Design predictor_top, start of the top module:
module predictor_top #(parameter M = 3, parameter K = 4, parameter N = 3) (
    input logic clk,
    input logic reset,
    input logic [K-1:0] index,
    input logic branch_outcome,  
    output logic prediction,      
    output logic success
);
    logic [M-1:0] bhr_out;      
    branch_history_register #(M) bhr_inst (
        .clk(clk),
        .reset(reset),
        .branch_outcome(branch_outcome),
        .bhr_out(bhr_out)
    );
    mnk_bit_predictor #(K, N, M) pht_inst (
        .clk(clk),
        .reset(reset),
        .index(index),
        .bhr_in (bhr_out),
        .branch_outcome(branch_outcome),
        .prediction(prediction)
    );
    always_comb  begin
        if (prediction == branch_outcome)
        begin success = 1; end
        else begin
        success = 0;
        end
    end 
endmodule
clock: 4.63 ns
lec_check: 0
cap_margin: 20
core_margin: 2
core_utilization: 70
cts_cluster_size: 37
place_density: 0.64
setup_slack_margin: 1.23
slew_margin: 40
run.sh (not shown) runs the stock make flow with config.mk's settings and CLKGATE_MAP_FILE=.
The starting point stopped in global routing (5_1_grt), error GRT-0232.
==> next run, changes <==
CORE_UTILIZATION = 58   (was 70)
CTS_CLUSTER_SIZE = unset   (was 37)
PLACE_DENSITY = unset   (was 0.64)
SETUP_SLACK_MARGIN = 0.45   (was 1.23)
SLEW_MARGIN = 20   (was 40)
clock period = 3.29 ns   (was 4.63 ns; I/O delays follow)
The changed run finished but fails on capacitance limit, slew limit, setup timing.
Die size rose by about a fifth.
Synthesized cell count does not change.
Synthesized area stays the same.
==> next run, changes <==
CAP_MARGIN = 0   (was 20)
CORE_UTILIZATION = 72   (was 58)
SETUP_SLACK_MARGIN = unset   (was 0.45)
clock period = 4.24 ns   (was 3.29 ns; I/O delays follow)
Outcome: The new run ended with an error in global routing (5_1_grt); synthesized area stays the same; die area goes down by 19%; synthesized cell count does not change.
==> next run, changes <==
CTS_CLUSTER_DIAMETER = 30   (was unset)
SETUP_SLACK_MARGIN = 1.23   (was unset)
The new run stopped in clock tree synthesis (4_1_cts) with DPL-0038.
Die size stays the same.
Synthesized cell count stays the same.
Area after synthesis stays the same.
==> next run, changes <==
ABC_AREA = 1   (was unset)
CAP_MARGIN = 20   (was 0)
CORE_MARGIN = 6   (was 2)
CORE_UTILIZATION = 24   (was 72)
CTS_CLUSTER_DIAMETER = unset   (was 30)
GPL_ROUTABILITY_DRIVEN = 1   (was unset)
MIN_ROUTING_LAYER = met2   (was unset)
PLACE_DENSITY_LB_ADDON = 0.28   (was unset)
SETUP_SLACK_MARGIN = unset   (was 1.23)
clock period = 7.0 ns   (was 4.24 ns; I/O delays follow)
This time the run went through all stages and came out clean; synthesized area rose by 4.8%; die area rose to 3.2 times its value; synthesized cell count rose by 69%.
==> next run, changes <==
ABC_AREA = 0   (was 1)
CORE_MARGIN = 2   (was 6)
CORE_UTILIZATION = 72   (was 24)
CTS_CLUSTER_DIAMETER = 372   (was unset)
CTS_CLUSTER_SIZE = 98   (was unset)
GPL_ROUTABILITY_DRIVEN = unset   (was 1)
MIN_ROUTING_LAYER = unset   (was met2)
PLACE_DENSITY = 0.39   (was unset)
PLACE_DENSITY_LB_ADDON = unset   (was 0.28)
SETUP_SLACK_MARGIN = -0.29   (was unset)
TNS_END_PERCENT = 30   (was unset)
clock period = 3.44 ns   (was 7.0 ns; I/O delays follow)
What happened: Now the flow stopped in global routing (5_1_grt) on GRT-0232. Die area came out lower by 69%. Synthesized area came out lower by 4.6%. Synthesized cell count came out lower by about 40%.


run A:
predictor_top again, from the RTL that the note above started with.
==> flow/design.v (excerpt) <==
module predictor_top #(parameter M = 3, parameter K = 4, parameter N = 3) (
    input logic clk,
    input logic reset,
    input logic [K-1:0] index,
    input logic branch_outcome,  
    output logic prediction,      
    output logic success
);
make LEC_CHECK=0 ABC_AREA=1 CAP_MARGIN=5 CORE_MARGIN=2 CORE_UTILIZATION=72 CTS_CLUSTER_DIAMETER=105 GPL_ROUTABILITY_DRIVEN=0 MAX_ROUTING_LAYER=met5 PLACE_DENSITY=0.66 SLEW_MARGIN=20 TNS_END_PERCENT=80 finish   # period 3.29 ns
For run A, the flow was terminated by a tool error in global routing and produced no final design.
Input changes introduced in run B (baseline for comparison: run A):
Settings: GPL_ROUTABILITY_DRIVEN removed (was 0); MAX_ROUTING_LAYER removed (was met5); CORE_UTILIZATION changed from 72 to 40; CAP_MARGIN changed from 5 to 20; TNS_END_PERCENT changed from 80 to 25; CTS_CLUSTER_SIZE newly set to 78; PLACE_DENSITY removed (was 0.66); ABC_AREA removed (was 1); CTS_CLUSTER_DIAMETER changed from 105 to 80; the clock period (ns, I/O delays scaled along) changed from 3.29 to 6.0.
Findings:
Run B went all the way through synthesis, placement and routing and the layout is clean on timing, DRC and antenna.
Row total clock buffers created by CTS: run B lower / run A higher
Run B does better than run A on synthesized area.
Number of nets in the synthesized netlist delta for run B relative to run A: about 40% lower
For run C, these inputs were changed with respect to run B:
Settings: a deleted CTS_CLUSTER_DIAMETER that had been 80; a deleted CTS_CLUSTER_SIZE that had been 78; a change of CORE_UTILIZATION from 40 to 63; an added ABC_AREA of 1; an added PLACE_DENSITY of 0.41; a deleted TNS_END_PERCENT that had been 25; a change of the clock period (ns, I/O delays scaled along) from 6.0 to 4.23.
==> results <==
- For run C, the classification of the worst setup path was flop to primary output, unlike run B, where it was input port to primary output.
- Design area, run B and run C: smaller value in run B
- The post-synthesis adder-cell area fraction of run B and that of run C are within noise of each other.
- Run C and run B ended up with roughly the same post-synthesis share of cell area spent on xor and xnor gates.
- Lower maximum number of pins on one net before global-route repair goes to run C over run B.
- Compared with run B, placement density in the core of run C is higher.
- Run B → run C: die area dropped 33%, synthesized-area fraction occupied by ao, oa, aoi and oai cells fell 16 points, area of the core decreased 16000 sq um.
